Setup of old:
// CED
module  CED(
	input  clk,
	input  rst,
	input  enable,
	output reg ird,
	input  [7:0] idata,	
	output reg [13:0] iaddr,
	output reg cwr_mag_0,
	output reg [12:0] cdata_mag_wr0,
	output reg crd_mag_0,
	input  [12:0] cdata_mag_rd0,
	output reg [13:0] caddr_mag_0,
	output reg cwr_ang_0,
	output reg [12:0] cdata_ang_wr0,
	output reg crd_ang_0,
	input  [12:0] cdata_ang_rd0,
	output reg [13:0] caddr_ang_0,
	output reg cwr1,
	output reg [12:0] cdata_wr1,
	output reg crd1,
	input  [12:0] cdata_rd1,
	output reg [13:0] caddr_1,
	output reg cwr2,
	output reg [12:0] cdata_wr2,
	output reg [13:0] caddr_2,
	output reg done
);
Settings: LEC_CHECK=0, ABC_AREA=1, CAP_MARGIN=20, CORE_MARGIN=2, CORE_UTILIZATION=66, CTS_CLUSTER_DIAMETER=253, CTS_CLUSTER_SIZE=61, HOLD_SLACK_MARGIN=-0.1, PLACE_DENSITY=0.6, SLEW_MARGIN=20; clock period 60.7 ns.
run.sh (not shown) runs the stock make flow with config.mk's settings and CLKGATE_MAP_FILE=.
old did not make it past global routing, where a tool error ended it.
The inputs of new differ from those of old as listed below.
# old
export LEC_CHECK = 0
export ABC_AREA = 1
export CAP_MARGIN = 20
export CORE_MARGIN = 2
export CORE_UTILIZATION = 66
export CTS_CLUSTER_DIAMETER = 253
export CTS_CLUSTER_SIZE = 61
export HOLD_SLACK_MARGIN = -0.1
export PLACE_DENSITY = 0.6
export SLEW_MARGIN = 20
create_clock -name core_clock -period 60.7 [get_ports {clk}]
# new
export LEC_CHECK = 0
export CAP_MARGIN = 20
export CORE_MARGIN = 2
export CORE_UTILIZATION = 40
export PLACE_DENSITY = 0.6
export SLEW_MARGIN = 20
create_clock -name core_clock -period 85.2 [get_ports {clk}]
--- outcome ---
Diff old -> new: synthesized cell count moved down, area fraction in mux cells moved up, core box area moved up. Placer's final routability congestion estimate in new is 13% below old. new ran to completion and came out clean on the timing, DRC and antenna checks. Area of the synthesized netlist per yosys stat delta for new relative to old: 1.0% higher.

========
JK:
Starting RTL as in the previous note.
export LEC_CHECK = 0
export ABC_AREA = 1
export CAP_MARGIN = 40
export CELL_PAD_IN_SITES_DETAIL_PLACEMENT = 0
export CORE_MARGIN = 2
export CORE_UTILIZATION = 70
export CTS_CLUSTER_SIZE = 40
export GPL_ROUTABILITY_DRIVEN = 0
export GPL_TIMING_DRIVEN = 1
export SETUP_SLACK_MARGIN = -0.37
export SLEW_MARGIN = 10
export TNS_END_PERCENT = 55
create_clock -name core_clock -period 76.6 [get_ports {clk}]
--- input diff JK..MS ---
# JK
export LEC_CHECK = 0
export ABC_AREA = 1
export CAP_MARGIN = 40
export CELL_PAD_IN_SITES_DETAIL_PLACEMENT = 0
export CORE_MARGIN = 2
export CORE_UTILIZATION = 70
export CTS_CLUSTER_SIZE = 40
export GPL_ROUTABILITY_DRIVEN = 0
export GPL_TIMING_DRIVEN = 1
export SETUP_SLACK_MARGIN = -0.37
export SLEW_MARGIN = 10
export TNS_END_PERCENT = 55
create_clock -name core_clock -period 76.6 [get_ports {clk}]
# MS
export LEC_CHECK = 0
export ABC_AREA = 1
export CAP_MARGIN = 0
export CELL_PAD_IN_SITES_DETAIL_PLACEMENT = 0
export CORE_MARGIN = 2
export CORE_UTILIZATION = 70
export CTS_CLUSTER_SIZE = 40
export GPL_ROUTABILITY_DRIVEN = 0
export GPL_TIMING_DRIVEN = 1
export HOLD_SLACK_MARGIN = 0.3
export SETUP_SLACK_MARGIN = -0.37
export SLEW_MARGIN = 10
export TNS_END_PERCENT = 55
create_clock -name core_clock -period 63.9 [get_ports {clk}]
==> results <==
- The flow ended early for MS: it failed with a tool error in 5_1_grt.
- Relative to JK, the post-place instance area measured on MS has increased by more than 10%.
- Area figure in the yosys stat output: MS vs JK identical
- Area fraction in xor and xnor cells: JK vs MS identical
- Per the comparison of MS with JK, total of cells resized after clock tree synthesis picked up an extra 325, area of the core region neither gained nor lost much.
- MS vs JK — clock buffer count from CTS rose 3.
- For number of buffers on the longest clock path, JK and MS come out practically identical.
- On area after synthesis, JK and MS are neck and neck.
- Note that the number of cells after detailed placement recorded for MS amounts to 1.15 times the value seen in JK.
- Post-detailed-placement half-perimeter wirelength: MS worse than JK
- Post-place setup slack ends up lower on MS.
Modified inputs, AL compared to MS
# MS
export LEC_CHECK = 0
export ABC_AREA = 1
export CAP_MARGIN = 0
export CELL_PAD_IN_SITES_DETAIL_PLACEMENT = 0
export CORE_MARGIN = 2
export CORE_UTILIZATION = 70
export CTS_CLUSTER_SIZE = 40
export GPL_ROUTABILITY_DRIVEN = 0
export GPL_TIMING_DRIVEN = 1
export HOLD_SLACK_MARGIN = 0.3
export SETUP_SLACK_MARGIN = -0.37
export SLEW_MARGIN = 10
export TNS_END_PERCENT = 55
create_clock -name core_clock -period 63.9 [get_ports {clk}]
# AL
export LEC_CHECK = 0
export ABC_AREA = 1
export CAP_MARGIN = 20
export CORE_MARGIN = 2
export CORE_UTILIZATION = 50
export PLACE_DENSITY = 0.6
export SLEW_MARGIN = 20
create_clock -name core_clock -period 83.2 [get_ports {clk}]
Notes after the runs:
Re count of cell types in the netlist: no difference whatsoever between MS and AL.
AL reached the end of the flow, and the finished layout is clean on the timing, DRC and antenna checks.
Compared with MS, in AL post-cts repair resize count lost 334; die extent in y went up by about 18%; number of post-CTS setup repair buffers has decreased.
The chip width in AL sits 50 µm above the value recorded for MS.
AL -> MS: synthesized cell count delta 0, exact match
The placed instance area in AL is 0.842 times that in MS.
Total die area, MS and AL: smaller value in MS

========
Starting RTL as in the previous note.
Settings: LEC_CHECK=0, ABC_AREA=1, CAP_MARGIN=15, CELL_PAD_IN_SITES_DETAIL_PLACEMENT=1, CELL_PAD_IN_SITES_GLOBAL_PLACEMENT=1, CORE_MARGIN=2, CORE_UTILIZATION=41, GPL_ROUTABILITY_DRIVEN=0, GPL_TIMING_DRIVEN=0, PLACE_DENSITY=0.6, SETUP_SLACK_MARGIN=5.0, SLEW_MARGIN=20, TNS_END_PERCENT=25; clock period 90.0 ns.
==> next run, changes <==
==> flow/config.mk (replaced) <==
export PLATFORM = sky130hd
export DESIGN_NAME = CED
export DESIGN_NICKNAME = CED
export VERILOG_FILES = /design/flow/design.v
export SDC_FILE = /design/flow/constraint.sdc
export NUM_CORES = 4
export LEC_CHECK = 0
export CAP_MARGIN = 25
export CELL_PAD_IN_SITES_DETAIL_PLACEMENT = 1
export CELL_PAD_IN_SITES_GLOBAL_PLACEMENT = 2
export CORE_MARGIN = 5
export CORE_UTILIZATION = 71
export GPL_ROUTABILITY_DRIVEN = 1
export HOLD_SLACK_MARGIN = -0.1
export MAX_ROUTING_LAYER = met4
export SETUP_SLACK_MARGIN = 5.0
export SLEW_MARGIN = 20
- Now the flow did not get past 3_1_place_gp_skip_io
- synthesized cell count fell by roughly a tenth
- die size fell by well over a third
- area after synthesis rose slightly
==> next run, changes <==
--- a/flow/config.mk
+++ b/flow/config.mk
@@ -8,8 +8,9 @@
 export CAP_MARGIN = 25
-export CELL_PAD_IN_SITES_DETAIL_PLACEMENT = 1
-export CELL_PAD_IN_SITES_GLOBAL_PLACEMENT = 2
+export CELL_PAD_IN_SITES_DETAIL_PLACEMENT = 0
+export CELL_PAD_IN_SITES_GLOBAL_PLACEMENT = 1
+export CORE_ASPECT_RATIO = 0.51
 export CORE_MARGIN = 5
-export CORE_UTILIZATION = 71
+export CORE_UTILIZATION = 62
+export CTS_CLUSTER_SIZE = 17
 export GPL_ROUTABILITY_DRIVEN = 1
-export HOLD_SLACK_MARGIN = -0.1
 export MAX_ROUTING_LAYER = met4
Outcome:
- The changed run passed the timing, DRC and antenna checks
- die area increases by about a fifth
- synthesized cell count stays the same
- area after synthesis is unchanged
==> next run, changes <==
==> flow/config.mk (replaced) <==
export PLATFORM = sky130hd
export DESIGN_NAME = CED
export DESIGN_NICKNAME = CED
export VERILOG_FILES = /design/flow/design.v
export SDC_FILE = /design/flow/constraint.sdc
export NUM_CORES = 4
export LEC_CHECK = 0
export CAP_MARGIN = 15
export CELL_PAD_IN_SITES_DETAIL_PLACEMENT = 2
export CELL_PAD_IN_SITES_GLOBAL_PLACEMENT = 2
export CORE_MARGIN = 5
export CORE_UTILIZATION = 40
export HOLD_SLACK_MARGIN = -0.08
export SLEW_MARGIN = 20
Effect: The new run produced a clean layout. Final area grows by about 1.1%. Worst setup slack got worse by 2.8 ns. Hold slack hardly moves. Sequential cell count stays the same.
==> next run, changes <==
--- a/flow/config.mk
+++ b/flow/config.mk
@@ -7,5 +7,3 @@
 export LEC_CHECK = 0
-export CAP_MARGIN = 15
-export CELL_PAD_IN_SITES_DETAIL_PLACEMENT = 2
-export CELL_PAD_IN_SITES_GLOBAL_PLACEMENT = 2
+export CAP_MARGIN = 20
 export CORE_MARGIN = 5
The new run finished clean; global-route usage fell by 7.6 points; sequential cell count does not change; non-clock buffer count fell by 20; cell area fell by 0.90%; critical path depth rose by 2.
==> next run, changes <==
--- a/flow/config.mk
+++ b/flow/config.mk
@@ -7,6 +7,11 @@
 export LEC_CHECK = 0
-export CAP_MARGIN = 20
-export CORE_MARGIN = 5
-export CORE_UTILIZATION = 40
-export HOLD_SLACK_MARGIN = -0.08
+export ABC_AREA = 1
+export CAP_MARGIN = 0
+export CELL_PAD_IN_SITES_DETAIL_PLACEMENT = 1
+export CORE_MARGIN = 2
+export CORE_UTILIZATION = 41
+export GPL_ROUTABILITY_DRIVEN = 0
+export GPL_TIMING_DRIVEN = 0
+export PLACE_DENSITY = 0.6
+export SETUP_SLACK_MARGIN = 5.0
 export SLEW_MARGIN = 20
Result: The new run finished clean. Routed wire length is higher by 2.5%. Core utilization climbs by 2.5 points. Final area rises by 1.2%. Non-clock buffer count climbs by 104. Via count goes up by 5.6%. Hold slack is better by 0.0048 ns. Area after synthesis went down by 0.99%.
